**config.mk**
```make
export PLATFORM = sky130hd
export DESIGN_NAME = SP
export DESIGN_NICKNAME = SP
export VERILOG_FILES = /design/flow/design.v
export SDC_FILE = /design/flow/constraint.sdc
export NUM_CORES = 4
export LEC_CHECK = 0
export CAP_MARGIN = 20
export CORE_MARGIN = 2
export CORE_UTILIZATION = 72
export SLEW_MARGIN = 20
```
**constraint.sdc**
```tcl
create_clock -name core_clock -period 3.92 [get_ports {clk}]
set_input_delay 0.7840 -clock core_clock [delete_from_list [all_inputs] [get_ports {clk}]]
set_output_delay 0.7840 -clock core_clock [all_outputs]
set_load 0.01 [all_outputs]
```
**design.v**
```verilog
module SP(
	clk,
	rst_n,
	in_valid,
	in_data,
	in_mode,
	out_valid,
	out_data
);
input clk, rst_n, in_valid;
input [2:0] in_mode;
input [8:0] in_data;
output reg out_valid;
output reg [8:0] out_data;
integer i;
genvar idx;
parameter STATE_IDLE = 3'd0 ;
parameter STATE_MInv = 3'd1 ;
parameter STATE_MMul = 3'd2 ;
parameter STATE_Sort = 3'd3 ;
parameter STATE_Sum  = 3'd4 ;
parameter STATE_OUTPT= 3'd5 ;
reg [2:0] current_state, next_state;
reg [2:0] data_cnt;
reg [2:0] mode;
reg [8:0] a[0:5], b[0:5], c[0:5], d[0:5], e[0:5];
wire [8:0] next_c, next_e;
reg has_sent_b;
wire out_valid_b;
wire [8:0] next_b;
reg has_sent_mod;
reg [1:0] mm_stage;
wire [17:0] mul_in_s0[0:2], mul_in_s1[0:2];
reg [17:0] mul_in[0:2];
wire mul_out_valid[0:2];
wire [8:0] mul_out[0:2];
reg is_mod_finish[0:2];
wire is_all_mod_finish;
reg  [8:0] mul_out_s0[0:2], mul_out_s1[0:2];
reg flag_sort1, flag_sort2;
wire [8:0] next_d0, next_d1, next_d2, next_d3, next_d4, next_d5;
always @(posedge clk or negedge rst_n) begin
	if (!rst_n) 	current_state <= STATE_IDLE ;
	else 			current_state <= next_state ;
end
always @(*) begin
	next_state = current_state ;
	case(current_state)
		STATE_IDLE: begin
			if (data_cnt==6) begin
				if (mode[0]==1) 		next_state = STATE_MInv ;
				else if (mode[1]==1)	next_state = STATE_MMul ;
				else if (mode[2]==1)	next_state = STATE_Sort ;
				else 					next_state = STATE_Sum ;
			end
		end
		STATE_MInv: begin
			if (data_cnt==6) begin
				if (mode[1]==1)			next_state = STATE_MMul ;
				else if (mode[2]==1)	next_state = STATE_Sort ;
				else 					next_state = STATE_Sum ;
			end
		end
		STATE_MMul: begin
			if (mm_stage==3 && is_all_mod_finish==1) begin
				if (mode[2]==1)			next_state = STATE_Sort ;
				else 					next_state = STATE_Sum ;
			end
		end
		STATE_Sort:	if (flag_sort2==1)	next_state = STATE_Sum ;
		STATE_Sum: 	if (mm_stage==1 && is_all_mod_finish==1) 	next_state = STATE_OUTPT ;
		STATE_OUTPT:	if (data_cnt==6)	next_state = STATE_IDLE ;
	endcase
end
always @(posedge clk or negedge rst_n) begin
	if (!rst_n) 	has_sent_b <= 0 ;
	else begin
		if (next_state==STATE_MInv) begin
			if (has_sent_b==0)			has_sent_b <= 1 ;
			else if (out_valid_b==1)	has_sent_b <= 0 ;
		end
		else 	has_sent_b <= 0 ;
	end
end
ModularInversion U_MI( .clk(clk), .rst_n(rst_n), .in_valid( (!has_sent_b)&&(next_state==STATE_MInv) ), .in_a(a[0]), .out_valid(out_valid_b), .out_b(next_b) );
always @(posedge clk or negedge rst_n) begin
	if (!rst_n) 	has_sent_mod <= 0 ;
	else begin
		if (next_state==STATE_MMul || next_state==STATE_Sum) begin
			if (has_sent_mod==0)			has_sent_mod <= 1 ;
			else if (is_all_mod_finish==1)	has_sent_mod <= 0 ;
		end
		else 	has_sent_mod <= 0 ;
	end
end
always @(posedge clk or negedge rst_n) begin
	if (!rst_n) 	mm_stage <= 0 ;
	else begin
		if (next_state==STATE_MMul || next_state==STATE_Sum) begin
			if (is_all_mod_finish==1) 			mm_stage <= mm_stage + 1 ;
		end
		else 	mm_stage <= 0 ;
	end
end
assign mul_in_s0[0] = b[1] * b[2] ;     
assign mul_in_s0[1] = b[3] * b[4] ;     
assign mul_in_s0[2] = b[5] * b[0] ;     
assign mul_in_s1[0] = mul_out_s0[0] * mul_out_s0[1] ;     
assign mul_in_s1[1] = mul_out_s0[1] * mul_out_s0[2] ;     
assign mul_in_s1[2] = mul_out_s0[2] * mul_out_s0[0] ;     
always @(*) begin
	if (next_state==STATE_MMul) begin
		case(mm_stage)
			2'd0: begin
				mul_in[0] = mul_in_s0[0] ;
				mul_in[1] = mul_in_s0[1] ;
				mul_in[2] = mul_in_s0[2] ;
			end
			2'd1: begin
				mul_in[0] = mul_in_s1[0] ;
				mul_in[1] = mul_in_s1[1] ;
				mul_in[2] = mul_in_s1[2] ;
			end
			2'd2: begin
				mul_in[0] = mul_out_s1[0] * b[5] ;		 
				mul_in[1] = mul_out_s1[1] * b[1] ;		 
				mul_in[2] = mul_out_s1[2] * b[3] ;		 
			end
			2'd3: begin
				mul_in[0] = mul_out_s1[0] * b[0] ;		 
				mul_in[1] = mul_out_s1[1] * b[2] ;		 
				mul_in[2] = mul_out_s1[2] * b[4] ;		 
			end
		endcase
	end
	else begin
		case(mm_stage)
			2'd0: begin
				mul_in[0] = a[0] + b[0] + c[0] + d[0] ;
				mul_in[1] = a[2] + b[2] + c[2] + d[2] ;
				mul_in[2] = a[4] + b[4] + c[4] + d[4] ;
			end
			default: begin
				mul_in[0] = a[5] + b[5] + c[5] + d[5] ;
				mul_in[1] = a[1] + b[1] + c[1] + d[1] ;
				mul_in[2] = a[3] + b[3] + c[3] + d[3] ;
			end
		endcase
	end
end
generate
for( idx=0 ; idx<3 ; idx=idx+1) begin : mod_func
	Modular509 U_mod( .clk(clk), .rst_n(rst_n), .in_valid( (!has_sent_mod)&&(next_state==STATE_MMul || next_state==STATE_Sum) ), .in(mul_in[idx]), .out_valid(mul_out_valid[idx]), .out(mul_out[idx]) );
	always @(posedge clk or negedge rst_n) begin
		if (!rst_n) 	is_mod_finish[idx] <= 0 ;
		else begin
			if (mul_out_valid[idx]==1) 		is_mod_finish[idx] <= 1 ;
			else if (is_all_mod_finish==1)	is_mod_finish[idx] <= 0 ;
		end
	end
end
endgenerate
assign is_all_mod_finish = is_mod_finish[0] && is_mod_finish[1] && is_mod_finish[2] ;
generate
for( idx=0 ; idx<3 ; idx=idx+1) begin
	always @(posedge clk or negedge rst_n) begin
		if (!rst_n) 	mul_out_s0[idx] <= 0 ;
		else if (mul_out_valid[idx]==1 && mm_stage==0)	mul_out_s0[idx] <= mul_out[idx] ;     
	end
	always @(posedge clk or negedge rst_n) begin
		if (!rst_n) 	mul_out_s1[idx] <= 0 ;
		else if (mul_out_valid[idx]==1 && mm_stage==1)	mul_out_s1[idx] <= mul_out[idx] ;     
	end
end	
endgenerate
Sort U_Sort( .clk(clk), .rst_n(rst_n), .in0(c[0]), .in1(c[1]), .in2(c[2]), .in3(c[3]), .in4(c[4]), .in5(c[5]), 
			 .out0(next_d0), .out1(next_d1), .out2(next_d2), .out3(next_d3), .out4(next_d4), .out5(next_d5) );
always @(posedge clk or negedge rst_n) begin
	if (!rst_n)		flag_sort1 <= 0 ;
	else begin
		if (current_state==STATE_Sort)	flag_sort1 <= 1 ;
		else 		flag_sort1 <= 0 ;
	end
end
always @(posedge clk or negedge rst_n) begin
	if (!rst_n)		flag_sort2 <= 0 ;
	else 			flag_sort2 <= flag_sort1 ;
end
always @(posedge clk or negedge rst_n) begin
	if (!rst_n) begin
		for( i=0 ; i<6 ; i=i+1 )
			a[i] <= 0 ;
	end
	else begin
		if (in_valid==1) begin
			a[5] <= in_data ;
			for( i=0 ; i<5 ; i=i+1 )
				a[i] <= a[i+1] ;
		end
		else if (out_valid_b==1) begin
			a[5] <= a[0] ;
			for( i=0 ; i<5 ; i=i+1 )
				a[i] <= a[i+1] ;
		end
	end
end
always @(posedge clk or negedge rst_n) begin
	if (!rst_n) begin
		for( i=0 ; i<6 ; i=i+1 )
			b[i] <= 0 ;
	end
	else begin
		if (in_valid==1) begin
			b[5] <= in_data ;
			for( i=0 ; i<5 ; i=i+1 )
				b[i] <= b[i+1] ;
		end
		else if (out_valid_b==1) begin
			b[5] <= next_b ;
			for( i=0 ; i<5 ; i=i+1 )
				b[i] <= b[i+1] ;
		end
	end
end
always @(posedge clk or negedge rst_n) begin
	if (!rst_n) 	c[0] <= 0 ;
	else begin
		if (in_valid==1 || out_valid_b==1) 				c[0] <= c[1] ;
		else if (mm_stage==2 && is_mod_finish[0]==1) 	c[0] <= mul_out[0] ;
	end
end
always @(posedge clk or negedge rst_n) begin
	if (!rst_n) 	c[2] <= 0 ;
	else begin
		if (in_valid==1 || out_valid_b==1) 				c[2] <= c[3] ;
		else if (mm_stage==2 && is_mod_finish[1]==1) 	c[2] <= mul_out[1] ;
	end
end
always @(posedge clk or negedge rst_n) begin
	if (!rst_n) 	c[4] <= 0 ;
	else begin
		if (in_valid==1 || out_valid_b==1) 				c[4] <= c[5] ;
		else if (mm_stage==2 && is_mod_finish[2]==1) 	c[4] <= mul_out[2] ;
	end
end
always @(posedge clk or negedge rst_n) begin
	if (!rst_n) 	c[1] <= 0 ;
	else begin
		if (in_valid==1 || out_valid_b==1) 				c[1] <= c[2] ;
		else if (mm_stage==3 && is_mod_finish[0]==1) 	c[1] <= mul_out[1] ;
	end
end
always @(posedge clk or negedge rst_n) begin
	if (!rst_n) 	c[3] <= 0 ;
	else begin
		if (in_valid==1 || out_valid_b==1) 				c[3] <= c[4] ;
		else if (mm_stage==3 && is_mod_finish[1]==1) 	c[3] <= mul_out[2] ;
	end
end
always @(posedge clk or negedge rst_n) begin
	if (!rst_n) 	c[5] <= 0 ;
	else begin
		if (in_valid==1) 			c[5] <= in_data ;
		else if (out_valid_b==1)	c[5] <= next_b ;
		else if (mm_stage==3 && is_mod_finish[2]==1) 	c[5] <= mul_out[0] ;
	end
end
always @(posedge clk or negedge rst_n) begin
	if (!rst_n) 	d[0] <= 0 ;
	else begin
		if (in_valid==1 || out_valid_b==1) 				d[0] <= d[1] ;
		else if (mm_stage==2 && is_mod_finish[0]==1) 	d[0] <= mul_out[0] ;
		else if (current_state==STATE_Sort)				d[0] <= next_d0 ;
	end
end
always @(posedge clk or negedge rst_n) begin
	if (!rst_n) 	d[2] <= 0 ;
	else begin
		if (in_valid==1 || out_valid_b==1) 				d[2] <= d[3] ;
		else if (mm_stage==2 && is_mod_finish[1]==1) 	d[2] <= mul_out[1] ;
		else if (current_state==STATE_Sort)				d[2] <= next_d2 ;
	end
end
always @(posedge clk or negedge rst_n) begin
	if (!rst_n) 	d[4] <= 0 ;
	else begin
		if (in_valid==1 || out_valid_b==1) 				d[4] <= d[5] ;
		else if (mm_stage==2 && is_mod_finish[2]==1) 	d[4] <= mul_out[2] ;
		else if (current_state==STATE_Sort)				d[4] <= next_d4 ;
	end
end
always @(posedge clk or negedge rst_n) begin
	if (!rst_n) 	d[1] <= 0 ;
	else begin
		if (in_valid==1 || out_valid_b==1) 				d[1] <= d[2] ;
		else if (mm_stage==3 && is_mod_finish[0]==1) 	d[1] <= mul_out[1] ;
		else if (current_state==STATE_Sort)				d[1] <= next_d1 ;
	end
end
always @(posedge clk or negedge rst_n) begin
	if (!rst_n) 	d[3] <= 0 ;
	else begin
		if (in_valid==1 || out_valid_b==1) 				d[3] <= d[4] ;
		else if (mm_stage==3 && is_mod_finish[1]==1) 	d[3] <= mul_out[2] ;
		else if (current_state==STATE_Sort)				d[3] <= next_d3 ;
	end
end
always @(posedge clk or negedge rst_n) begin
	if (!rst_n) 	d[5] <= 0 ;
	else begin
		if (in_valid==1) 			d[5] <= in_data ;
		else if (out_valid_b==1)	d[5] <= next_b ;
		else if (mm_stage==3 && is_mod_finish[2]==1) 	d[5] <= mul_out[0] ;
		else if (current_state==STATE_Sort)				d[5] <= next_d5 ;
	end
end
always @(posedge clk or negedge rst_n) begin
	if (!rst_n) 	e[0] <= 0 ;
	else begin
		if (in_valid==1 || out_valid_b==1) 				e[0] <= e[1] ;
		else if (mm_stage==2 && is_mod_finish[0]==1) 	e[0] <= mul_out[0] ;
		else if (current_state==STATE_Sort)				e[0] <= next_d0 ;
		else if (current_state==STATE_Sum && mm_stage==0 && is_mod_finish[0]==1) 	e[0] <= mul_out[0] ;
	end
end
always @(posedge clk or negedge rst_n) begin
	if (!rst_n) 	e[2] <= 0 ;
	else begin
		if (in_valid==1 || out_valid_b==1) 				e[2] <= e[3] ;
		else if (mm_stage==2 && is_mod_finish[1]==1) 	e[2] <= mul_out[1] ;
		else if (current_state==STATE_Sort)				e[2] <= next_d2 ;
		else if (current_state==STATE_Sum && mm_stage==0 && is_mod_finish[1]==1) 	e[2] <= mul_out[1] ;
	end
end
always @(posedge clk or negedge rst_n) begin
	if (!rst_n) 	e[4] <= 0 ;
	else begin
		if (in_valid==1 || out_valid_b==1) 				e[4] <= e[5] ;
		else if (mm_stage==2 && is_mod_finish[2]==1) 	e[4] <= mul_out[2] ;
		else if (current_state==STATE_Sort)				e[4] <= next_d4 ;
		else if (current_state==STATE_Sum && mm_stage==0 && is_mod_finish[2]==1) 	e[4] <= mul_out[2] ;
	end
end
always @(posedge clk or negedge rst_n) begin
	if (!rst_n) 	e[1] <= 0 ;
	else begin
		if (in_valid==1 || out_valid_b==1) 				e[1] <= e[2] ;
		else if (mm_stage==3 && is_mod_finish[0]==1) 	e[1] <= mul_out[1] ;
		else if (current_state==STATE_Sort)				e[1] <= next_d1 ;
		else if (current_state==STATE_Sum && mm_stage==1 && is_mod_finish[0]==1) 	e[1] <= mul_out[1] ;
	end
end
always @(posedge clk or negedge rst_n) begin
	if (!rst_n) 	e[3] <= 0 ;
	else begin
		if (in_valid==1 || out_valid_b==1) 				e[3] <= e[4] ;
		else if (mm_stage==3 && is_mod_finish[1]==1) 	e[3] <= mul_out[2] ;
		else if (current_state==STATE_Sort)				e[3] <= next_d3 ;
		else if (current_state==STATE_Sum && mm_stage==1 && is_mod_finish[1]==1) 	e[3] <= mul_out[2] ;
	end
end
always @(posedge clk or negedge rst_n) begin
	if (!rst_n) 	e[5] <= 0 ;
	else begin
		if (in_valid==1) 			e[5] <= in_data ;
		else if (out_valid_b==1)	e[5] <= next_b ;
		else if (mm_stage==3 && is_mod_finish[2]==1) 	e[5] <= mul_out[0] ;
		else if (current_state==STATE_Sort)				e[5] <= next_d5 ;
		else if (current_state==STATE_Sum && mm_stage==1 && is_mod_finish[2]==1) 	e[5] <= mul_out[0] ;
	end
end
always @(posedge clk or negedge rst_n) begin
	if (!rst_n)		data_cnt <= 0 ;
	else begin
		if (data_cnt==6) 	data_cnt <= 0 ;
		else if (in_valid==1)	data_cnt <= data_cnt + 1 ;
		else if (out_valid_b==1)	data_cnt <= data_cnt + 1 ;
		else if (next_state==STATE_OUTPT)	data_cnt <= data_cnt + 1 ;
	end
end
always @(posedge clk or negedge rst_n) begin
	if (!rst_n) 	mode <= 0 ;
	else begin
		if (in_valid==1 && data_cnt==0)	
			mode <= in_mode ;
	end
end
always @(posedge clk or negedge rst_n) begin
	if (!rst_n) 	out_valid <= 0 ;
	else begin
		if (next_state==STATE_OUTPT) 	out_valid <= 1 ;
		else 		out_valid <= 0 ;
	end
end
always @(posedge clk or negedge rst_n) begin
	if (!rst_n) 	out_data <= 0 ;
	else begin
		if (next_state==STATE_OUTPT)	out_data <= e[data_cnt];
		else 		out_data <= 0 ;
	end
end
endmodule
module Modular509(clk, rst_n, in_valid, in, out_valid, out);
input clk, rst_n;
input in_valid;
input [17:0] in;
output reg out_valid;
output [8:0] out;
parameter S_IDLE  = 3'd0 ;
parameter S_INPUT = 3'd1 ;
parameter S_CALCU = 3'd2 ;
parameter S_OUTPT = 3'd3 ;
reg [1:0] current_state, next_state;
reg [11:0] in_r;
wire [2:0] overflow;
wire [8:0] nonoverflow;
always @(posedge clk or negedge rst_n) begin
	if (!rst_n) 	current_state <= S_IDLE ;
	else 			current_state <= next_state ;
end
always @(*) begin
	next_state = current_state ;
	case(current_state)
		S_IDLE: 	if (in_valid==1) 	next_state = S_INPUT ;
		S_INPUT: 	next_state = S_CALCU ;
		S_CALCU: 	if (in_r<509)		next_state = S_OUTPT ;
		S_OUTPT: 	next_state = S_IDLE ;
	endcase
end
always @(posedge clk or negedge rst_n) begin
	if (!rst_n) 	in_r <= 0 ;
	else begin
		if (next_state==S_INPUT)		in_r <= in[8:0] + in[17:9]*3 ;
		else if (next_state==S_CALCU)	in_r <= (in_r>=509) ? in_r - 509 : in_r ;
	end
end
always @(posedge clk or negedge rst_n) begin
	if (!rst_n) 	out_valid <= 0 ;
	else begin
		if (next_state==S_OUTPT) 	out_valid <= 1 ;
		else 						out_valid <= 0 ;
	end
end
assign out = in_r ;
endmodule
module ModularInversion(
	clk, 
	rst_n, 
	in_valid, 
	in_a, 
	out_valid, 
	out_b
);
input clk, rst_n;
input in_valid;
input [8:0] in_a;
output reg out_valid;
output reg [8:0] out_b;
parameter S_IDLE  = 2'd0 ;
parameter S_CALCU = 2'd1 ;
parameter S_MODUL = 2'd2 ;
parameter S_OUTPT = 2'd3 ;
reg [2:0] current_state, next_state;
reg [17:0] A, B;
reg [3:0] cnt;
wire out_valid_A, out_valid_B;
wire [8:0] next_A, next_B;
reg is_modA_finish, is_modB_finish;
wire is_mod_finish;
reg flag_sent;
always @(posedge clk or negedge rst_n) begin
	if (!rst_n) 	current_state <= S_IDLE ;
	else 			current_state <= next_state ;
end
always @(*) begin
	next_state = current_state ;
	case(current_state)
		S_IDLE: 	if (in_valid==1) 	next_state = S_CALCU ;
		S_CALCU: 	next_state = S_MODUL ;
		S_MODUL: 	if (is_mod_finish==1)	next_state = (cnt==10) ? S_OUTPT : S_CALCU ;
		S_OUTPT: 	next_state = S_IDLE ;
	endcase
end
Modular509 U_modA( .clk(clk), .rst_n(rst_n), .in_valid( (!flag_sent)&&(next_state==S_MODUL) ), .in(A), .out_valid(out_valid_A), .out(next_A) );
Modular509 U_modB( .clk(clk), .rst_n(rst_n), .in_valid( (!flag_sent)&&(next_state==S_MODUL) ), .in(B), .out_valid(out_valid_B), .out(next_B) );
always @(posedge clk or negedge rst_n) begin
	if (!rst_n) 	is_modA_finish <= 0 ;
	else begin
		if (out_valid_A==1)				is_modA_finish <= 1 ;
		else if (next_state==S_CALCU)	is_modA_finish <= 0 ;
	end
end
always @(posedge clk or negedge rst_n) begin
	if (!rst_n) 	is_modB_finish <= 0 ;
	else begin
		if (out_valid_B==1)				is_modB_finish <= 1 ;
		else if (next_state==S_CALCU)	is_modB_finish <= 0 ;
	end
end
assign is_mod_finish = is_modA_finish && is_modB_finish ;
always @(posedge clk or negedge rst_n) begin
	if (!rst_n) 	flag_sent <= 0 ;
	else begin
		if (next_state==S_MODUL)		flag_sent <= 1 ;
		else if (next_state==S_CALCU)	flag_sent <= 0 ;
	end
end
always @(posedge clk or negedge rst_n) begin
	if (!rst_n) 	cnt <= 0 ;
	else begin
		if (next_state==S_CALCU)		cnt <= cnt + 1 ;
		else if (next_state==S_OUTPT)	cnt <= 0 ;
	end
end
always @(posedge clk or negedge rst_n) begin
	if (!rst_n) 	A <= 0 ;
	else begin
		if (in_valid==1) 						A <= 1 ;
		else if (next_state==S_CALCU && cnt!=3)	A <= A*B ;
		else if (out_valid_A==1)				A <= next_A ;
	end
end
always @(posedge clk or negedge rst_n) begin
	if (!rst_n) 	B <= 0 ;
	else begin
		if (in_valid==1) 				B <= in_a ;
		else if (next_state==S_CALCU)	B <= B*B ;
		else if (out_valid_B==1)		B <= next_B ;
	end
end
always @(posedge clk or negedge rst_n) begin
	if (!rst_n) 	out_valid <= 0 ;
	else begin
		if (next_state==S_OUTPT)	out_valid <= 1 ;
		else 						out_valid <= 0 ;
	end
end
always @(posedge clk or negedge rst_n) begin
	if (!rst_n) 	out_b <= 0 ;
	else begin
		if (next_state==S_OUTPT)	out_b <= A ;
		else 						out_b <= 0 ;
	end
end
endmodule
module Sort(clk, rst_n, in0, in1, in2, in3, in4, in5, out0, out1, out2, out3, out4, out5);
input clk, rst_n;
input [8:0] in0, in1, in2, in3, in4, in5;
output [8:0] out0, out1, out2, out3, out4, out5;
wire [8:0] a[0:3], b[0:2], c[0:3], d[0:2], f[0:3], g[0:1];
reg [8:0] e[0:5];
assign a[0] = ( in0<in1 ) ? in0 : in1 ;
assign a[1] = ( in0<in1 ) ? in1 : in0 ;
assign a[2] = ( a[1]<in2 )? a[1] : in2 ;
assign a[3] = ( a[1]<in2 )? in2 : a[1] ;
assign b[0] = ( a[0]<a[2] ) ? a[0] : a[2] ;
assign b[1] = ( a[0]<a[2] ) ? a[2] : a[0] ;
assign b[2] = a[3] ;
assign c[0] = ( in3<in4 ) ? in3 : in4 ;
assign c[1] = ( in3<in4 ) ? in4 : in3 ;
assign c[2] = ( c[1]<in5 )? c[1] : in5 ;
assign c[3] = ( c[1]<in5 )? in5 : c[1] ;
assign d[0] = ( c[0]<c[2] ) ? c[0] : c[2] ;
assign d[1] = ( c[0]<c[2] ) ? c[2] : c[0] ;
assign d[2] = c[3] ;
always @(posedge clk or negedge rst_n) begin
	if (!rst_n) begin
		e[0] <= 0 ;
		e[1] <= 0 ;
		e[2] <= 0 ;
		e[3] <= 0 ;
		e[4] <= 0 ;
		e[5] <= 0 ;
	end
	else begin
		e[0] <= ( b[0]<d[0] ) ? b[0] : d[0] ;
		e[1] <= ( b[0]<d[0] ) ? d[0] : b[0] ;
		e[2] <= ( b[1]<d[1] ) ? b[1] : d[1] ;
		e[3] <= ( b[1]<d[1] ) ? d[1] : b[1] ;
		e[4] <= ( b[2]<d[2] ) ? b[2] : d[2] ;
		e[5] <= ( b[2]<d[2] ) ? d[2] : b[2] ;
	end
end
assign out0 = e[0] ;
assign out5 = e[5] ;
assign f[0] = ( e[1]<e[2] ) ? e[1] : e[2] ;
assign f[1] = ( e[1]<e[2] ) ? e[2] : e[1] ;
assign f[2] = ( e[3]<e[4] ) ? e[3] : e[4] ;
assign f[3] = ( e[3]<e[4] ) ? e[4] : e[3] ;
assign out1 = f[0] ;
assign out4 = f[3] ;
assign g[0] = ( f[1]<f[2] ) ? f[1] : f[2] ;
assign g[1] = ( f[1]<f[2] ) ? f[2] : f[1] ;
assign out2 = g[0] ;
assign out3 = g[1] ;
endmodule
```
**run.sh**
```bash
#!/bin/bash
# the make line also repeats each setting of config.mk as NAME=value (left out here)
make -C /OpenROAD-flow-scripts/flow DESIGN_CONFIG=/design/flow/config.mk WORK_HOME=/design/flow/orfs CLKGATE_MAP_FILE= finish
```
==> impl_metrics.py, run 1 <==
# Physical implementation metrics
metrics = {
    "synthesis": {
        "ys_top_cells_by_count": "1,477 x inv_1, 1,259 x nand2_1, 933 x fa_1, 820 x ha_1, 633 x and2_1",
        "postSynthSeqShare": 0.176,
        "area_leaders": "fa_1 24%, dfrtp_1 17%, ha_1 13%, inv_1 7.1%, nand2_1 6.0%",
        "ys.warnings.count": 23,
        "netlist_logic_family_top": "adder cells",
        "ys_cells": 9102,
        "synth_flops": 551,
        "xor_share": 0.0311,
        "yosys.area.top_type": "fa_1",
        "ff_type": "dfrtp_1",
        "yosysMostFrequentCell": "inv_1",
        "synth_cells": 9102,
        "ys_sh_aoi": 0.131,
        "syn_area_um2": 78200,
        "synthAdderAreaFrac": 0.370,
        "synthesis.nets": 10900,
        "synth_cell_types": 108,
        "postSynthAreaPerCell_um2": 8.59,
        "ys_async_sr_fraction": 1.00,
        "synth_chip_area_um2": 78200,
        "top_area_frac": 0.239,
        "synthMuxAreaShare": 0.0340,
        "edf_count": 0,
        "simple_gate_share": 0.163,
    },
    "global_route": {
        "overflow": 2009,
        "gr-usage-all-layers": 0.894,
    },
    "die": {
        "ios": 25,
        "initCoreUtil": 0.729,
        "die_area_um2": 111000,
        "die_y_um": 334,
        "core-area_um2": 107000,
        "die-width_um": 334,
        "std_cell_rows": 120,
    },
    "placed_design": {
        "io_buffers": 24,
        "pre_cts_ws_ns": -3.52,
        "dpl.cell_count": 11800,
        "dpl.hpwl_um": 234000,
        "gp_congestion": 1.08,
    },
    "clock_tree": {
        "holdBufCountCts": 0,
        "cts-htree-levels": 2,
        "cts_sinks": 551,
        "clockBufferDepth": 3,
        "cts-root-buf": "clkbuf_16",
        "cts_buffers": 61,
    },
    "outcome": {
        "run_status": "aborted with a tool error",
        "lastStage": "global routing (5_1_grt)",
        "tool.error": "[ERROR GRT-0232] Routing congestion too high. Check the congestion heatmap in the GUI.",
    },
}
-- stage by stage --
step,area [um^2],setup TNS (ns)
detailed placement,93100,-331.69
global placement,93100,-297.20
floorplan,80500,-257.63
CTS,98200,-309.03
-- metal layers --
| layer | track usage | overflow |
|---|---|---|
| met5 | 0.578 | 10 |
| met4 | 0.941 | 629 |
| met3 | 0.788 | 75 |
| met2 | 1.02 | 1223 |
| met1 | 0.861 | 72 |
-- repair_timing --
| item | 4_1_cts |
|---|---|
| cloned | 4 |
| pin swaps | 213 |
| gates resized | 512 |
| endpoints found under the setup margin | 177 |
| setup buffers | 140 |
==> run 2: changes to the inputs <==
ABC_AREA = 1   (was unset)
CAP_MARGIN = 30   (was 20)
CORE_ASPECT_RATIO = 0.5   (was unset)
CTS_CLUSTER_DIAMETER = 357   (was unset)
CTS_CLUSTER_SIZE = 96   (was unset)
PLACE_DENSITY_LB_ADDON = 0.0   (was unset)
SETUP_SLACK_MARGIN = 0.38   (was unset)
TNS_END_PERCENT = 5   (was unset)
clock period = 3.08 ns   (was 3.92 ns; I/O delays follow)
==> run 2 against run 1 <==
  * The flow again stops in global routing (5_1_grt)
  * Synthesized cell count up 20%
  * Area after synthesis up 2.1%
  * Die size up 2.2%
==> impl_metrics.py, run 2 <==
# Physical implementation metrics
metrics = {
    "synthesis": {
        "syn_area_um2": 79900,
        "synthMuxAreaShare": 0.000266,
        "synth_cell_types": 71,
        "simple_gate_share": 0.188,
        "xor_share": 0.0173,
        "ys.warnings.count": 23,
        "ys_top_cells_by_count": "2,646 x nand2_1, 2,525 x inv_1, 933 x fa_1, 820 x ha_1, 774 x o21ai_0",
        "yosysMostFrequentCell": "nand2_1",
        "synth_chip_area_um2": 79900,
        "postSynthSeqShare": 0.173,
        "ff_type": "dfrtp_1",
        "synthAdderAreaFrac": 0.362,
        "yosys.area.top_type": "fa_1",
        "ys_cells": 10900,
        "ys_async_sr_fraction": 1.00,
        "synth_cells": 10900,
        "synthesis.nets": 12700,
        "synth_flops": 551,
        "top_area_frac": 0.234,
        "netlist_logic_family_top": "adder cells",
        "area_leaders": "fa_1 23%, dfrtp_1 17%, ha_1 13%, nand2_1 12%, inv_1 12%",
        "postSynthAreaPerCell_um2": 7.34,
        "edf_count": 0,
        "ys_sh_aoi": 0.118,
    },
    "global_route": {
        "gr-usage-all-layers": 0.643,
        "overflow": 8,
    },
    "outcome": {
        "lastStage": "global routing (5_1_grt)",
        "tool.error": "[ERROR GRT-0116] Global routing finished with congestion. Check the congestion regions in the DRC Viewer.",
        "run_status": "aborted with a tool error",
    },
    "die": {
        "std_cell_rows": 86,
        "initCoreUtil": 0.726,
        "ios": 25,
        "die_area_um2": 114000,
        "die_y_um": 240,
        "die-width_um": 475,
        "core-area_um2": 110000,
    },
    "clock_tree": {
        "clockBufferDepth": 3,
        "cts-root-buf": "clkbuf_16",
        "cts_sinks": 551,
        "cts_buffers": 9,
        "cts-htree-levels": 1,
    },
    "placed_design": {
        "dpl.cell_count": 13700,
        "io_buffers": 24,
        "dpl.hpwl_um": 255000,
        "dpl-instance-area_um2": 94900,
        "gp_congestion": 1.14,
    },
}
-- run 2: routing by layer --
| metal | GRT overflow | global-route usage |
|---|---|---|
| met1 | 0 | 0.690 |
| met2 | 5 | 0.847 |
| met3 | 0 | 0.427 |
| met4 | 3 | 0.567 |
| met5 | 0 | 0.0921 |
-- run 2: repair_timing --
item                                    CTS
hold buffers                              1
gates resized                           465
pin swaps                               153
buffers inserted                         89
endpoints found under the hold margin    40
endpoints found under the setup margin  263
-- run 2: metrics by stage --
| stage | hold WS (ns) | worst slack [ns] |
|---|---|---|
| 2_1_floorplan | 0.320 | -3.42 |
| 3_3_place_gp | 0.336 | -3.90 |
| 3_5_place_dp | 0.351 | -4.10 |
| 4_1_cts | 0.408 | -3.77 |
==> run 3: changes to the inputs <==
ABC_AREA = unset   (was 1)
CAP_MARGIN = 20   (was 30)
CELL_PAD_IN_SITES_DETAIL_PLACEMENT = 0   (was unset)
CORE_ASPECT_RATIO = 0.86   (was 0.5)
CORE_UTILIZATION = 70   (was 72)
CTS_CLUSTER_DIAMETER = unset   (was 357)
CTS_CLUSTER_SIZE = 28   (was 96)
HOLD_SLACK_MARGIN = 0.22   (was unset)
SETUP_SLACK_MARGIN = unset   (was 0.38)
TNS_END_PERCENT = 60   (was 5)
clock period = 7.12 ns   (was 3.08 ns; I/O delays follow)
==> run 3 against run 2 <==
  * The layout now fails its checks (setup timing)
  * Area after synthesis is 2.1% lower
  * Die size rose by 0.58%
  * Synthesized cell count decreased by 16%
==> impl_metrics.py, run 3 <==
# Physical implementation metrics
metrics = {
    "critical_path": {
        "r2r_start": "mul_out_s0[0][5]",
        "crit_path_start_kind": "register",
        "crit_fanout": 5,
        "worst_r2r_endpoint": "mod_func[0].U_mod.in_r[8]",
        "path_class": "reg -> reg",
        "max_stage_delay_ns": 0.53,
        "setup.worst_path.end_class": "register",
        "crit_start": "mul_out_s0[0][5]",
        "crit_end": "mod_func[0].U_mod.in_r[8]",
        "crit_required_ns": 7.64,
        "crit_path_frequent_cell": "a21o_1",
        "reg2reg_depth": 36,
        "critPathTopFamily": "adder cells",
        "worst-path-buf-inv": 8,
        "cp_slowest_cell": "fa_1",
        "rrSetupSlack_ns": -0.34,
        "cp.arrival_ns": 7.99,
        "cp_num_cells": 36,
    },
    "layout": {
        "area_growth_syn_to_layout_pct": 18.1,
        "nets": 11600,
        "fillers": 6672,
    },
    "final_timing": {
        "period_needed_ns": 7.46,
        "setup_violations": 28,
        "fin_hold_ws_ns": 0.354,
        "slew_headroom": 0.146,
        "slew_violations": 0,
        "max_freq_mhz": 134,
        "finalClockPeriodUsage": 1.05,
        "rsz0062_at_grt": "true",
        "tightest_slew_ns": 1.27,
        "skew_ns": 0.0386,
        "setup_slack_ns": -0.345,
        "hold_viol_final": 0,
    },
    "synthesis": {
        "ys_cells": 9102,
        "simple_gate_share": 0.163,
        "synthesis.nets": 10900,
        "postSynthAreaPerCell_um2": 8.59,
        "synthMuxAreaShare": 0.0340,
        "area_leaders": "fa_1 24%, dfrtp_1 17%, ha_1 13%, inv_1 7.1%, nand2_1 6.0%",
        "edf_count": 0,
        "ys_top_cells_by_count": "1,477 x inv_1, 1,259 x nand2_1, 933 x fa_1, 820 x ha_1, 633 x and2_1",
        "yosysMostFrequentCell": "inv_1",
        "postSynthSeqShare": 0.176,
        "top_area_frac": 0.239,
        "synthAdderAreaFrac": 0.370,
        "synth_cells": 9102,
        "ys_sh_aoi": 0.131,
        "yosys.area.top_type": "fa_1",
        "ys_async_sr_fraction": 1.00,
        "ys.warnings.count": 23,
        "synth_chip_area_um2": 78200,
        "syn_area_um2": 78200,
        "ff_type": "dfrtp_1",
        "synth_cell_types": 108,
        "netlist_logic_family_top": "adder cells",
        "xor_share": 0.0311,
        "synth_flops": 551,
    },
    "power_and_ir_drop": {
        "largestPowerGroup": "combinational cells",
        "powerClk_w": 0.00364,
        "p_clk_frac": 0.143,
        "irDropWorstVdd_mv": 0.730,
        "powerSeq_w": 0.00421,
        "p_per_area_nw_per_um2": 275,
        "p_switching_w": 0.0119,
        "p_int_w": 0.0135,
        "p_leak_nw": 48.0,
        "total_power_w": 0.0254,
        "power.switching_fraction": 0.470,
        "p_comb_frac": 0.691,
        "pg_comb_w": 0.0176,
        "seqPwrFrac": 0.166,
    },
    "route": {
        "detail_route.first_pass.iterations": 7,
        "wl_um": 277000,
        "viasPerCell": 6.30,
        "wl_per_cell_um": 24.4,
        "vias": 71500,
        "drt_iter0_drc": 8455,
        "drc": 0,
        "detail-route-antenna-nets": 0,
    },
    "die": {
        "ios": 25,
        "die-width_um": 364,
        "initCoreUtil": 0.707,
        "std_cell_rows": 113,
        "die_y_um": 314,
        "die_area_um2": 114000,
        "core-area_um2": 111000,
    },
    "clock_tree": {
        "cts_sinks": 551,
        "worstSkewPairLatency_ns": 0.65,
        "cts-root-buf": "clkbuf_16",
        "cts-htree-levels": 3,
        "cts_tree": "done",
        "holdBufCountCts": 0,
        "clk_pin_slew_ns": 0.06,
        "cts_buffers": 67,
        "clockBufferDepth": 3,
    },
    "outcome": {
        "failed_checks": "setup timing",
        "run_status": "complete, but fails checks",
    },
    "placed_design": {
        "dpl.hpwl_um": 209000,
        "gp_congestion": 1.03,
        "io_buffers": 24,
    },
    "min_path": {
        "worstHoldPathCells": 0,
        "min_path_type": "reg -> reg",
        "min_to": "flag_sort2",
        "hold_start": "flag_sort1",
    },
    "global_route": {
        "first_global_vias": 72900,
        "antenna_found_initial": 18,
        "overflow": 0,
        "gr-usage-all-layers": 0.482,
        "grt_pass1_wl_um": 419000,
        "grt_max_degree": 141,
    },
    "job": {
        "log.warning_count": 61,
        "maxCapViolations": 0,
    },
}
-- run 3: cell type report --
type,count,area [um^2],area share
antenna,8,20.0,0.000217
clock buffer,91,1900,0.0206
clock inverter,31,350,0.00379
inverter,1480,5560,0.0601
multi-input combinational,6601,59700,0.647
sequential,551,13900,0.150
tap,1495,1870,0.0202
timing repair buffer,1097,9070,0.0982
-- run 3: through the flow --
step / setup slack [ns] / util / area [um^2] / TNS (ns) / cells
global route: -0.630 / 0.834 / 92400 / -15.13 / 11300
CTS: -0.114 / 0.816 / 90300 / -0.666 / 11300
finish: -0.345 / 0.834 / 92400 / -4.01 / 11400
global placement: -0.425 / 0.774 / 85700 / -5.12 / 11000
floorplan: -0.0214 / - / 78600 / -0.0276 / 9102
detailed placement: -0.593 / 0.774 / 85700 / -10.68 / 11000
-- run 3: per-layer routing --
layer | GRT usage | up-vias | wire length [um]
met2 | 0.715 | 4731 | 119000
met4 | 0.324 | 26 | 23200
met5 | 0 | - | 250
li1 | - | 30700 | -
met1 | 0.599 | 34700 | 97100
met3 | 0.163 | 1388 | 37600
-- run 3: repair_timing --
| item | 4_1_cts | 5_1_grt |
|---|---|---|
| resized | 351 | 316 |
| endpoints found under the setup margin | 54 | 57 |
| cloned | 5 | 3 |
| setup buffers | 105 | 76 |
| pin swaps | 172 | 199 |
| hold endpoints to repair | 0 | 0 |
==> run 4: changes to the inputs <==
ABC_AREA = 1   (was unset)
CORE_ASPECT_RATIO = 0.67   (was 0.86)
CORE_UTILIZATION = 58   (was 70)
CTS_CLUSTER_SIZE = 100   (was 28)
PLACE_DENSITY_LB_ADDON = 0.04   (was 0.0)
SETUP_SLACK_MARGIN = 3.18   (was unset)
clock period = 10.7 ns   (was 7.12 ns; I/O delays follow)
==> run 4 against run 3 <==
  * The run now finishes clean
  * Design area decreased by 6.3%
  * Via count increased by 2.3%
  * Die size increased by 23%
  * Routed wire length increased by 4.4%
  * Sequential share of layout area increased by 1.2 points
  * Clock power decreased by about 30%
  * Sequential power decreased by about 20%
  * Maximum frequency increased by 2.1%
  * Synthesized cell count increased by 20%
  * Highest routed layer unchanged
==> impl_metrics.py, run 4 <==
# Physical implementation metrics
metrics = {
    "power_and_ir_drop": {
        "power.switching_fraction": 0.555,
        "p_comb_frac": 0.674,
        "total_power_w": 0.0182,
        "p_int_w": 0.00808,
        "powerSeq_w": 0.00337,
        "powerClk_w": 0.00256,
        "seqPwrFrac": 0.185,
        "p_clk_frac": 0.141,
        "largestPowerGroup": "combinational cells",
        "irDropWorstVdd_mv": 0.460,
        "pg_comb_w": 0.0122,
        "p_leak_nw": 49.2,
        "p_per_area_nw_per_um2": 210,
        "p_switching_w": 0.0101,
    },
    "route": {
        "met3_length_um": 40300,
        "wl_per_cell_um": 22.8,
        "wl_met1_um": 123000,
        "drc": 0,
        "dr.max_layer_used": "met5",
        "vias": 73100,
        "viasPerCell": 5.78,
        "wl_um": 289000,
        "detail_route.first_pass.iterations": 6,
        "drt_iter0_drc": 9563,
        "detail-route-antenna-nets": 0,
        "wl_met2_um": 115000,
    },
    "placed_design": {
        "io_buffers": 24,
        "dpl.cell_count": 12400,
        "pre_cts_ws_ns": 1.89,
        "dpl.hpwl_um": 227000,
        "gp_congestion": 1.03,
    },
    "layout": {
        "seq_area_um2": 14000,
        "final_core_util": 0.632,
        "area_growth_syn_to_layout_pct": 8.29,
        "nets": 12500,
        "layout.cells.non_filler": 12700,
        "fillers": 12300,
        "logic_area_um2": 55400,
    },
    "synthesis": {
        "ys.warnings.count": 23,
        "yosysMostFrequentCell": "nand2_1",
        "synth_flops": 551,
        "area_leaders": "fa_1 23%, dfrtp_1 17%, ha_1 13%, nand2_1 12%, inv_1 12%",
        "syn_area_um2": 79900,
        "ys_async_sr_fraction": 1.00,
        "simple_gate_share": 0.188,
        "synthesis.nets": 12700,
        "synthAdderAreaFrac": 0.362,
        "synth_chip_area_um2": 79900,
        "yosys.area.top_type": "fa_1",
        "postSynthSeqShare": 0.173,
        "synth_cell_types": 71,
        "synth_cells": 10900,
        "ys_top_cells_by_count": "2,646 x nand2_1, 2,525 x inv_1, 933 x fa_1, 820 x ha_1, 774 x o21ai_0",
        "ff_type": "dfrtp_1",
        "postSynthAreaPerCell_um2": 7.34,
        "synthMuxAreaShare": 0.000266,
        "xor_share": 0.0173,
        "edf_count": 0,
        "ys_sh_aoi": 0.118,
        "top_area_frac": 0.234,
        "netlist_logic_family_top": "adder cells",
        "ys_cells": 10900,
    },
    "global_route": {
        "overflow": 0,
        "gr-usage-all-layers": 0.405,
        "grt_max_degree": 185,
        "first_global_vias": 69200,
        "antenna_found_initial": 16,
        "grt_pass1_wl_um": 429000,
    },
    "critical_path": {
        "cp.arrival_ns": 7.90,
        "crit_fanout": 6,
        "setup.worst_path.end_class": "register",
        "rrSetupSlack_ns": 3.39,
        "crit_required_ns": 11.29,
        "critPathTopFamily": "adder cells",
        "crit_start": "mul_out_s0[1][3]",
        "r2r_start": "mul_out_s0[1][3]",
        "worst-path-buf-inv": 6,
        "cp_slowest_cell": "dfrtp_4",
        "max_stage_delay_ns": 0.53,
        "crit_path_start_kind": "register",
        "worst_r2r_endpoint": "mod_func[1].U_mod.in_r[9]",
        "path_class": "reg -> reg",
        "cp_num_cells": 32,
        "crit_end": "mod_func[1].U_mod.in_r[9]",
        "reg2reg_depth": 32,
    },
    "final_timing": {
        "rsz0062_at_grt": "true",
        "skew_ns": 0.0488,
        "hold_viol_final": 0,
        "slew_violations": 0,
        "tns_ns": 0,
        "slew_headroom": 0.225,
        "setup_violations": 0,
        "finalClockPeriodUsage": 0.683,
        "max_freq_mhz": 137,
        "tightest_slew_ns": 1.16,
        "period_needed_ns": 7.31,
        "setup_slack_ns": 3.39,
    },
    "min_path": {
        "min_to": "flag_sort2",
        "hold_start": "flag_sort1",
        "min_path_type": "reg -> reg",
        "worstHoldPathCells": 0,
    },
    "clock_tree": {
        "holdBufCountCts": 0,
        "cts_sinks": 551,
        "cts-htree-levels": 3,
        "clk_pin_slew_ns": 0.06,
        "cts-root-buf": "clkbuf_16",
        "worstSkewPairLatency_ns": 0.69,
        "clockBufferDepth": 3,
        "cts_buffers": 66,
        "cts_tree": "done",
    },
    "job": {
        "maxCapViolations": 0,
        "log.warning_count": 64,
    },
    "die": {
        "initCoreUtil": 0.584,
        "die_y_um": 308,
        "core-area_um2": 137000,
        "std_cell_rows": 111,
        "die-width_um": 457,
        "ios": 25,
        "die_area_um2": 141000,
    },
    "outcome": {
        "run_status": "timing/DRC/antenna clean",
    },
}
## run 4: stage by stage
stage	hold slack, ns	instance area [um^2]
6_report	0.349	86500
5_1_grt	0.354	86500
4_1_cts	0.349	84200
3_5_place_dp	0.336	81500
3_3_place_gp	0.332	81500
2_1_floorplan	0.331	79900
## run 4: final cells by class
class / count / area share
tap: 1808 / 0.0261
clock inverter: 32 / 0.00534
inverter: 2553 / 0.111
clock buffer: 90 / 0.0220
multi-input combinational: 7322 / 0.640
sequential: 551 / 0.162
antenna: 8 / 0.000231
timing repair buffer: 286 / 0.0332
## run 4: timing repair
item | 4_1_cts | 5_1_grt
buffers inserted | 19 | 131
endpoints found under the setup margin | 60 | 56
pin swaps | 2 | 33
gates cloned | 0 | 4
gates resized | 110 | 288
## run 4: metal layers
metal | vias up | track usage
li1 | 33200 | -
met1 | 35300 | 0.596
met2 | 4148 | 0.561
met3 | 499 | 0.130
met4 | 8 | 0.124
met5 | - | 0
==> run 5: changes to the inputs <==
ABC_AREA = unset   (was 1)
CELL_PAD_IN_SITES_DETAIL_PLACEMENT = unset   (was 0)
CORE_ASPECT_RATIO = unset   (was 0.67)
CORE_MARGIN = 6   (was 2)
CORE_UTILIZATION = 40   (was 58)
HOLD_SLACK_MARGIN = unset   (was 0.22)
PLACE_DENSITY = 0.77   (was unset)
PLACE_DENSITY_LB_ADDON = unset   (was 0.04)
SETUP_SLACK_MARGIN = 1.45   (was 3.18)
TNS_END_PERCENT = unset   (was 60)
clock period = 7.31 ns   (was 10.7 ns; I/O delays follow)
==> run 5 against run 4 <==
  * Now fails the layout checks on setup timing
  * Cell count down 3.7%
  * Global-route usage down 15 points
  * Clock power up 43%
  * First-iteration DRC count down 30%
  * Power up 40%
  * Synthesized cell count down 16%
  * Hold slack worse by 0.0021 ns
  * Clock skew down 0.0074 ns
  * Setup slack worse by 3.4 ns
  * Maximum frequency down 0.50%
  * Core utilization down 16 points
  * Critical path type unchanged
  * Largest power group unchanged
==> impl_metrics.py, run 5 <==
# Physical implementation metrics
metrics = {
    "final_timing": {
        "setup_slack_ns": -0.0359,
        "finalClockPeriodUsage": 1.00,
        "rsz0062_at_grt": "true",
        "tns_ns": -0.107,
        "skew_ns": 0.0414,
        "tightest_slew_ns": 1.31,
        "period_needed_ns": 7.35,
        "slew_violations": 0,
        "hold_viol_final": 0,
        "slew_headroom": 0.128,
        "max_freq_mhz": 136,
        "setup_violations": 5,
        "fin_hold_ws_ns": 0.347,
    },
    "critical_path": {
        "critPathTopFamily": "adder cells",
        "crit_end": "mod_func[1].U_mod.in_r[10]",
        "cp.arrival_ns": 7.95,
        "r2r_start": "b[1][6]",
        "setup.worst_path.end_class": "register",
        "cp_num_cells": 31,
        "reg2reg_depth": 31,
        "rrSetupSlack_ns": -0.04,
        "crit_path_start_kind": "register",
        "cp_slowest_cell": "fa_1",
        "path_class": "reg -> reg",
        "max_stage_delay_ns": 0.55,
        "worst_r2r_endpoint": "mod_func[1].U_mod.in_r[10]",
        "crit_required_ns": 7.91,
        "worst-path-buf-inv": 7,
        "crit_fanout": 8,
        "crit_start": "b[1][6]",
    },
    "die": {
        "core-area_um2": 193000,
        "std_cell_rows": 161,
        "initCoreUtil": 0.405,
        "ios": 25,
        "die_y_um": 454,
        "die-width_um": 454,
        "die_area_um2": 206000,
    },
    "synthesis": {
        "synth_flops": 551,
        "ys_async_sr_fraction": 1.00,
        "synthMuxAreaShare": 0.0340,
        "postSynthSeqShare": 0.176,
        "ff_type": "dfrtp_1",
        "edf_count": 0,
        "yosysMostFrequentCell": "inv_1",
        "synthesis.nets": 10900,
        "ys_top_cells_by_count": "1,477 x inv_1, 1,259 x nand2_1, 933 x fa_1, 820 x ha_1, 633 x and2_1",
        "area_leaders": "fa_1 24%, dfrtp_1 17%, ha_1 13%, inv_1 7.1%, nand2_1 6.0%",
        "synth_cells": 9102,
        "ys_cells": 9102,
        "syn_area_um2": 78200,
        "ys_sh_aoi": 0.131,
        "ys.warnings.count": 23,
        "yosys.area.top_type": "fa_1",
        "synth_cell_types": 108,
        "simple_gate_share": 0.163,
        "top_area_frac": 0.239,
        "netlist_logic_family_top": "adder cells",
        "xor_share": 0.0311,
        "synthAdderAreaFrac": 0.370,
        "postSynthAreaPerCell_um2": 8.59,
        "synth_chip_area_um2": 78200,
    },
    "power_and_ir_drop": {
        "powerSeq_w": 0.00413,
        "power.switching_fraction": 0.458,
        "p_switching_w": 0.0117,
        "irDropWorstVdd_mv": 0.683,
        "largestPowerGroup": "combinational cells",
        "p_clk_frac": 0.144,
        "p_per_area_nw_per_um2": 276,
        "seqPwrFrac": 0.162,
        "p_int_w": 0.0138,
        "p_comb_frac": 0.694,
        "p_leak_nw": 46.9,
        "powerClk_w": 0.00366,
        "pg_comb_w": 0.0177,
    },
    "job": {
        "maxCapViolations": 0,
        "log.warning_count": 56,
    },
    "route": {
        "wl_per_cell_um": 22.4,
        "drc": 0,
        "detail_route.first_pass.iterations": 7,
        "drt_iter0_drc": 6684,
        "wl_um": 273000,
        "vias": 68200,
        "viasPerCell": 5.60,
        "detail-route-antenna-nets": 0,
    },
    "clock_tree": {
        "clk_pin_slew_ns": 0.06,
        "cts_tree": "done",
        "cts_buffers": 70,
        "cts-htree-levels": 3,
        "clockBufferDepth": 3,
        "cts_sinks": 551,
        "worstSkewPairLatency_ns": 0.72,
        "cts-root-buf": "clkbuf_16",
    },
    "layout": {
        "nets": 11400,
        "layout.cells.non_filler": 12200,
        "area_growth_syn_to_layout_pct": 17.8,
    },
    "placed_design": {
        "pre_cts_ws_ns": -0.290,
        "dpl.cell_count": 11800,
        "io_buffers": 24,
        "gp_congestion": 1.01,
        "dpl.hpwl_um": 213000,
    },
    "global_route": {
        "antenna_found_initial": 19,
        "overflow": 0,
        "first_global_vias": 69700,
        "gr-usage-all-layers": 0.259,
        "grt_pass1_wl_um": 412000,
        "grt_max_degree": 151,
    },
    "outcome": {
        "failed_checks": "setup timing",
        "run_status": "complete, but fails checks",
    },
    "min_path": {
        "worstHoldPathCells": 0,
        "min_path_type": "reg -> reg",
        "hold_start": "flag_sort1",
        "min_to": "flag_sort2",
    },
}
==> run 5: repair_timing <==
action | CTS | global route
cloned | 5 | 2
setup endpoints to repair | 133 | 148
endpoints found under the hold margin | 0 | 0
hold buffers | 0 | 0
resized | 354 | 215
buffers inserted | 112 | 94
pin swaps | 150 | 160
==> run 5: metal layers <==
layer  vias to the layer above  share of wire  track usage
met5                         -       0.000092            0
met1                     33800           0.38        0.319
li1                      30300              -            -
met2                      3235           0.44        0.408
met4                         4          0.081        0.167
met3                       858          0.095       0.0611
==> run 5: area by class of cell <==
class                      instances  area (um^2)
fill                           17700       101000
multi-input combinational       6602        59600
sequential                       551        13900
timing repair buffer             893         7610
inverter                        1480         5560
tap                             2526         3160
clock buffer                      94         1960
clock inverter                    31          352
antenna                            7         17.5
==> run 5: per-stage QoR <==
stage	utilization	area [um^2]	total power, W
detailed placement	0.444	85800	0.0186
floorplan	-	79600	0.0132
global placement	0.444	85800	0.0183
finish	0.477	92200	0.0255
global route	0.477	92200	0.0268
CTS	0.467	90400	0.0240
==> run 6: changes to the inputs <==
CELL_PAD_IN_SITES_DETAIL_PLACEMENT = 1   (was unset)
CTS_CLUSTER_DIAMETER = 204   (was unset)
GPL_ROUTABILITY_DRIVEN = 0   (was unset)
GPL_TIMING_DRIVEN = 0   (was unset)
SETUP_SLACK_MARGIN = 1.63   (was 1.45)
==> run 6 against run 5 <==
  * The run now fails in global routing (5_1_grt)
  * Synthesized cell count is the same
  * Die size unchanged
  * Area after synthesis unchanged
==> impl_metrics.py, run 6 <==
# Physical implementation metrics
metrics = {
    "synthesis": {
        "ys_async_sr_fraction": 1.00,
        "simple_gate_share": 0.163,
        "yosys.area.top_type": "fa_1",
        "synth_cells": 9102,
        "synthesis.nets": 10900,
        "synth_cell_types": 108,
        "edf_count": 0,
        "netlist_logic_family_top": "adder cells",
        "synth_chip_area_um2": 78200,
        "xor_share": 0.0311,
        "yosysMostFrequentCell": "inv_1",
        "postSynthSeqShare": 0.176,
        "synthAdderAreaFrac": 0.370,
        "ff_type": "dfrtp_1",
        "ys_sh_aoi": 0.131,
        "area_leaders": "fa_1 24%, dfrtp_1 17%, ha_1 13%, inv_1 7.1%, nand2_1 6.0%",
        "postSynthAreaPerCell_um2": 8.59,
        "ys_top_cells_by_count": "1,477 x inv_1, 1,259 x nand2_1, 933 x fa_1, 820 x ha_1, 633 x and2_1",
        "syn_area_um2": 78200,
        "ys.warnings.count": 23,
        "top_area_frac": 0.239,
        "ys_cells": 9102,
        "synth_flops": 551,
        "synthMuxAreaShare": 0.0340,
    },
    "die": {
        "std_cell_rows": 161,
        "die-width_um": 454,
        "die_y_um": 454,
        "initCoreUtil": 0.405,
        "core-area_um2": 193000,
        "die_area_um2": 206000,
        "ios": 25,
    },
    "placed_design": {
        "dpl.hpwl_um": 309000,
        "pre_cts_ws_ns": -1.77,
        "io_buffers": 24,
    },
    "global_route": {
        "overflow": 347,
        "gr-usage-all-layers": 0.627,
    },
    "clock_tree": {
        "holdBufCountCts": 0,
        "cts_buffers": 11,
        "clockBufferDepth": 3,
        "cts-root-buf": "clkbuf_16",
        "cts_sinks": 551,
        "cts-htree-levels": 1,
    },
    "outcome": {
        "lastStage": "global routing (5_1_grt)",
        "run_status": "aborted with a tool error",
        "tool.error": "[ERROR GRT-0116] Global routing finished with congestion. Check the congestion regions in the DRC Viewer.",
    },
}
==> run 6: repair_timing <==
item                                    CTS
endpoints found under the setup margin  168
cloned                                    4
pin swaps                               157
setup buffers                           266
resized                                 724
==> run 6: per-layer routing <==
layer  track usage  overflow
met5         0.455         6
met4         0.601       136
met3         0.583        30
met2         0.729       173
met1         0.595         2
==> run 6: through the flow <==
stage	std cells	total power [W]	area, um^2
2_1_floorplan	9102	0.0132	79600
3_3_place_gp	11700	0.0169	83000
3_5_place_dp	11700	0.0187	83200
4_1_cts	11900	0.0228	88700
==> run 7: changes to the inputs <==
CELL_PAD_IN_SITES_DETAIL_PLACEMENT = unset   (was 1)
CORE_MARGIN = 2   (was 6)
CORE_UTILIZATION = 72   (was 40)
CTS_CLUSTER_DIAMETER = unset   (was 204)
CTS_CLUSTER_SIZE = unset   (was 100)
GPL_ROUTABILITY_DRIVEN = unset   (was 0)
GPL_TIMING_DRIVEN = unset   (was 0)
MAX_ROUTING_LAYER = met4   (was unset)
PLACE_DENSITY = 0.63   (was 0.77)
SETUP_SLACK_MARGIN = unset   (was 1.63)
clock period = 8.32 ns   (was 7.31 ns; I/O delays follow)
==> run 7 against run 6 <==
  * Now clean on timing, DRC and antenna
  * Synthesized cell count did not move
  * Area after synthesis is the same
  * Die size fell by 46%
==> impl_metrics.py, run 7 <==
# Physical implementation metrics
metrics = {
    "outcome": {
        "run_status": "timing/DRC/antenna clean",
    },
    "final_timing": {
        "finalClockPeriodUsage": 0.961,
        "setup_violations": 0,
        "period_needed_ns": 8.00,
        "fin_hold_ws_ns": 0.360,
        "hold_viol_final": 0,
        "max_freq_mhz": 125,
        "skew_ns": 0.0304,
        "slew_headroom": 0.148,
        "tightest_slew_ns": 1.26,
        "tns_ns": 0,
        "slew_violations": 0,
    },
    "power_and_ir_drop": {
        "irDropWorstVdd_mv": 0.681,
        "powerClk_w": 0.00319,
        "powerSeq_w": 0.00376,
        "power.switching_fraction": 0.487,
        "p_leak_nw": 43.5,
        "p_comb_frac": 0.624,
        "seqPwrFrac": 0.203,
        "total_power_w": 0.0185,
        "p_clk_frac": 0.173,
        "pg_comb_w": 0.0116,
        "p_per_area_nw_per_um2": 223,
        "p_int_w": 0.00950,
        "p_switching_w": 0.00900,
        "largestPowerGroup": "combinational cells",
    },
    "synthesis": {
        "ys.warnings.count": 23,
        "synth_cells": 9102,
        "synth_flops": 551,
        "synthMuxAreaShare": 0.0340,
        "syn_area_um2": 78200,
        "ys_cells": 9102,
        "ys_top_cells_by_count": "1,477 x inv_1, 1,259 x nand2_1, 933 x fa_1, 820 x ha_1, 633 x and2_1",
        "yosys.area.top_type": "fa_1",
        "synth_chip_area_um2": 78200,
        "edf_count": 0,
        "area_leaders": "fa_1 24%, dfrtp_1 17%, ha_1 13%, inv_1 7.1%, nand2_1 6.0%",
        "top_area_frac": 0.239,
        "synthAdderAreaFrac": 0.370,
        "xor_share": 0.0311,
        "ff_type": "dfrtp_1",
        "netlist_logic_family_top": "adder cells",
        "ys_async_sr_fraction": 1.00,
        "synthesis.nets": 10900,
        "postSynthSeqShare": 0.176,
        "simple_gate_share": 0.163,
        "synth_cell_types": 108,
        "ys_sh_aoi": 0.131,
        "yosysMostFrequentCell": "inv_1",
        "postSynthAreaPerCell_um2": 8.59,
    },
    "die": {
        "std_cell_rows": 120,
        "initCoreUtil": 0.729,
        "core-area_um2": 107000,
        "die_area_um2": 111000,
        "die-width_um": 334,
        "die_y_um": 334,
        "ios": 25,
    },
    "critical_path": {
        "rrSetupSlack_ns": 0.32,
        "worst_r2r_endpoint": "mod_func[1].U_mod.in_r[10]",
        "cp_slowest_cell": "dfrtp_1",
        "critPathTopFamily": "adder cells",
        "path_class": "reg -> reg",
        "cp_num_cells": 31,
        "cp.arrival_ns": 8.56,
        "max_stage_delay_ns": 0.80,
        "reg2reg_depth": 31,
        "crit_path_start_kind": "register",
        "worst-path-buf-inv": 4,
        "r2r_start": "b[1][3]",
        "setup.worst_path.end_class": "register",
        "crit_fanout": 19,
        "crit_required_ns": 8.89,
        "crit_start": "b[1][3]",
        "crit_end": "mod_func[1].U_mod.in_r[10]",
    },
    "route": {
        "drc": 0,
        "drt_iter0_drc": 7538,
        "wl_um": 250000,
        "detail_route.first_pass.iterations": 7,
        "viasPerCell": 6.34,
        "vias": 66400,
        "wl_per_cell_um": 23.8,
        "detail-route-antenna-nets": 0,
    },
    "placed_design": {
        "dpl.hpwl_um": 195000,
        "gp_congestion": 1.05,
        "dpl-instance-area_um2": 80500,
        "io_buffers": 24,
    },
    "global_route": {
        "overflow": 0,
        "first_global_vias": 67900,
        "grt_max_degree": 144,
        "grt_pass1_wl_um": 387000,
        "gr-usage-all-layers": 0.470,
        "antenna_found_initial": 20,
    },
    "layout": {
        "seq_area_um2": 13800,
        "nets": 10800,
        "area_growth_syn_to_layout_pct": 6.16,
        "logic_area_um2": 57200,
        "fin_area_um2": 83100,
        "fillers": 7664,
        "final_core_util": 0.774,
    },
    "min_path": {
        "min_path_type": "reg -> reg",
        "min_to": "flag_sort2",
        "hold_start": "flag_sort1",
        "worstHoldPathCells": 0,
    },
    "clock_tree": {
        "cts_sinks": 551,
        "clk_pin_slew_ns": 0.06,
        "worstSkewPairLatency_ns": 0.68,
        "cts-root-buf": "clkbuf_16",
        "cts_tree": "done",
        "clockBufferDepth": 3,
        "cts-htree-levels": 3,
        "cts_buffers": 67,
        "holdBufCountCts": 0,
    },
    "job": {
        "log.warning_count": 60,
        "maxCapViolations": 0,
    },
}
==> run 7: final cells by class <==
class	count	area share
Clock inverter	31	0.00563
Sequential cell	551	0.167
Clock buffer	92	0.0227
Multi-Input combinational cell	6600	0.689
Antenna cell	18	0.000542
Timing Repair Buffer	291	0.0280
Inverter	1480	0.0669
Tap cell	1403	0.0211
==> run 7: what timing repair did <==
action,in CTS,in global routing
buffers inserted,0,9
endpoints found under the setup margin,0,47
gates resized,0,49
==> run 7: stage by stage <==
step	worst slack (ns)	instances
6_report	0.323	10500
5_1_grt	-0.000268	10500
4_1_cts	0.216	10400
3_5_place_dp	0.208	10300
3_3_place_gp	0.429	10300
2_1_floorplan	0.168	9102
==> run 7: metal layers <==
| layer | routed length, um | GRT usage | share of wire |
|---|---|---|---|
| met3 | 30600 | 0.131 | 0.12 |
| met4 | 19100 | 0.301 | 0.077 |
| met5 | 0 | - | 0 |
| met2 | 110000 | 0.695 | 0.44 |
| met1 | 90300 | 0.568 | 0.36 |
==> run 8: changes to the inputs <==
ABC_AREA = 1   (was unset)
CAP_MARGIN = 35   (was 20)
CELL_PAD_IN_SITES_GLOBAL_PLACEMENT = 2   (was unset)
CORE_ASPECT_RATIO = 0.55   (was unset)
CORE_UTILIZATION = 40   (was 72)
CTS_CLUSTER_SIZE = 25   (was unset)
GPL_ROUTABILITY_DRIVEN = 0   (was unset)
GPL_TIMING_DRIVEN = 1   (was unset)
HOLD_SLACK_MARGIN = 0.08   (was unset)
PLACE_DENSITY = unset   (was 0.63)
PLACE_DENSITY_LB_ADDON = 0.07   (was unset)
SLEW_MARGIN = 0   (was 20)
clock period = 13.8 ns   (was 8.32 ns; I/O delays follow)
==> run 8 against run 7 <==
  * Cell count increased by 28%
  * Global-route usage down 13 points
  * Non-clock buffer count down 74
  * Setup slack improved by 4.7 ns
  * Routed wire length increased by 32%
  * Highest routed layer unchanged
  * Combinational power fell by about 10%
  * Die size increased by 83%
  * Still clean on timing, DRC and antenna
==> impl_metrics.py, run 8 <==
# Physical implementation metrics
metrics = {
    "outcome": {
        "run_status": "timing/DRC/antenna clean",
    },
    "die": {
        "ios": 25,
        "core-area_um2": 198000,
        "die-width_um": 607,
        "initCoreUtil": 0.403,
        "std_cell_rows": 121,
        "die_y_um": 335,
        "die_area_um2": 203000,
    },
    "layout": {
        "logic_area_um2": 54800,
        "seq_area_um2": 13800,
        "fillers": 20300,
        "nets": 12500,
        "area_growth_syn_to_layout_pct": 7.32,
    },
    "min_path": {
        "hold_start": "flag_sort1",
        "min_path_type": "reg -> reg",
        "min_to": "flag_sort2",
        "worstHoldPathCells": 0,
    },
    "synthesis": {
        "synth_cell_types": 71,
        "ys_sh_aoi": 0.118,
        "yosys.area.top_type": "fa_1",
        "ys.warnings.count": 23,
        "xor_share": 0.0173,
        "synth_flops": 551,
        "postSynthAreaPerCell_um2": 7.34,
        "synthAdderAreaFrac": 0.362,
        "synthesis.nets": 12700,
        "area_leaders": "fa_1 23%, dfrtp_1 17%, ha_1 13%, nand2_1 12%, inv_1 12%",
        "postSynthSeqShare": 0.173,
        "yosysMostFrequentCell": "nand2_1",
        "synthMuxAreaShare": 0.000266,
        "edf_count": 0,
        "ys_async_sr_fraction": 1.00,
        "top_area_frac": 0.234,
        "ff_type": "dfrtp_1",
        "ys_cells": 10900,
        "netlist_logic_family_top": "adder cells",
        "simple_gate_share": 0.188,
        "synth_chip_area_um2": 79900,
        "synth_cells": 10900,
        "ys_top_cells_by_count": "2,646 x nand2_1, 2,525 x inv_1, 933 x fa_1, 820 x ha_1, 774 x o21ai_0",
        "syn_area_um2": 79900,
    },
    "global_route": {
        "overflow": 0,
        "first_global_vias": 68400,
        "gr-usage-all-layers": 0.336,
        "grt_max_degree": 144,
        "antenna_found_initial": 35,
        "grt_pass1_wl_um": 485000,
    },
    "critical_path": {
        "cp_slowest_cell": "a2111oi_0",
        "worst-path-buf-inv": 4,
        "reg2reg_depth": 31,
        "cp_num_cells": 31,
        "r2r_start": "c[3][6]",
        "crit_path_start_kind": "register",
        "crit_end": "U_Sort.e[1][1]",
        "crit_start": "c[3][6]",
        "crit_fanout": 36,
        "critPathTopFamily": "AND-OR/OR-AND gates",
        "max_stage_delay_ns": 0.83,
        "crit_required_ns": 14.39,
        "worst_r2r_endpoint": "U_Sort.e[1][1]",
        "setup.worst_path.end_class": "register",
        "cp.arrival_ns": 9.36,
        "rrSetupSlack_ns": 5.02,
        "path_class": "reg -> reg",
    },
    "power_and_ir_drop": {
        "total_power_w": 0.0146,
        "irDropWorstVdd_mv": 0.266,
        "p_clk_frac": 0.136,
        "p_per_area_nw_per_um2": 170,
        "largestPowerGroup": "combinational cells",
        "power.switching_fraction": 0.574,
        "p_leak_nw": 48.8,
        "p_int_w": 0.00620,
        "powerClk_w": 0.00198,
        "powerSeq_w": 0.00252,
        "seqPwrFrac": 0.173,
        "pg_comb_w": 0.0101,
        "p_switching_w": 0.00836,
        "p_comb_frac": 0.691,
    },
    "clock_tree": {
        "worstSkewPairLatency_ns": 0.72,
        "clk_pin_slew_ns": 0.06,
        "clockBufferDepth": 3,
        "cts_setup_buffers": 0,
        "cts_tree": "done",
        "cts_sinks": 551,
        "holdBufCountCts": 0,
        "cts-root-buf": "clkbuf_16",
        "cts.repair.resized": 0,
        "cts_buffers": 67,
        "cts-htree-levels": 3,
    },
    "final_timing": {
        "slew_violations": 0,
        "hold_viol_final": 0,
        "skew_ns": 0.0554,
        "tightest_slew_ns": 1.15,
        "setup_violations": 0,
        "slew_headroom": 0.227,
        "period_needed_ns": 8.78,
        "rsz0062_at_grt": "false",
        "tns_ns": 0,
        "max_freq_mhz": 114,
        "finalClockPeriodUsage": 0.636,
    },
    "route": {
        "wl_um": 329000,
        "detail_route.first_pass.iterations": 9,
        "drt_iter0_drc": 8773,
        "detail-route-antenna-nets": 0,
        "drc": 0,
        "viasPerCell": 5.34,
        "wl_per_cell_um": 24.5,
        "vias": 71800,
    },
    "job": {
        "log.warning_count": 49,
        "maxCapViolations": 0,
    },
    "placed_design": {
        "io_buffers": 24,
        "dpl.hpwl_um": 269000,
    },
}
[run 8: area by class of cell]
| cell class | instances | area share |
|---|---|---|
| antenna | 22 | 0.000642 |
| clock buffer | 96 | 0.0225 |
| clock inverter | 25 | 0.00474 |
| inverter | 2553 | 0.112 |
| multi-input combinational | 7321 | 0.639 |
| sequential | 551 | 0.161 |
| tap | 2644 | 0.0386 |
| timing repair buffer | 217 | 0.0218 |
[run 8: metal layers]
| layer | share of wire | GRT usage |
|---|---|---|
| met4 | 0.013 | 0.0424 |
| met1 | 0.52 | 0.545 |
| met3 | 0.12 | 0.107 |
| met2 | 0.35 | 0.394 |
| met5 | 0 | - |
[run 8: per-stage QoR]
step | instances | setup slack, ns | hold WS, ns | util | instance area [um^2]
after floorplan | 10900 | 6.54 | 0.331 | - | 79900
after CTS | 13400 | 5.39 | 0.360 | 0.432 | 85600
final | 13400 | 5.02 | 0.356 | 0.433 | 85700
after detailed placement | 13300 | 5.42 | 0.346 | 0.420 | 83300
after global placement | 13300 | 4.84 | 0.333 | 0.418 | 82900
after global routing | 13400 | 4.52 | 0.363 | 0.433 | 85700
No activity file was given, so power comes from the tool's default toggle rates.
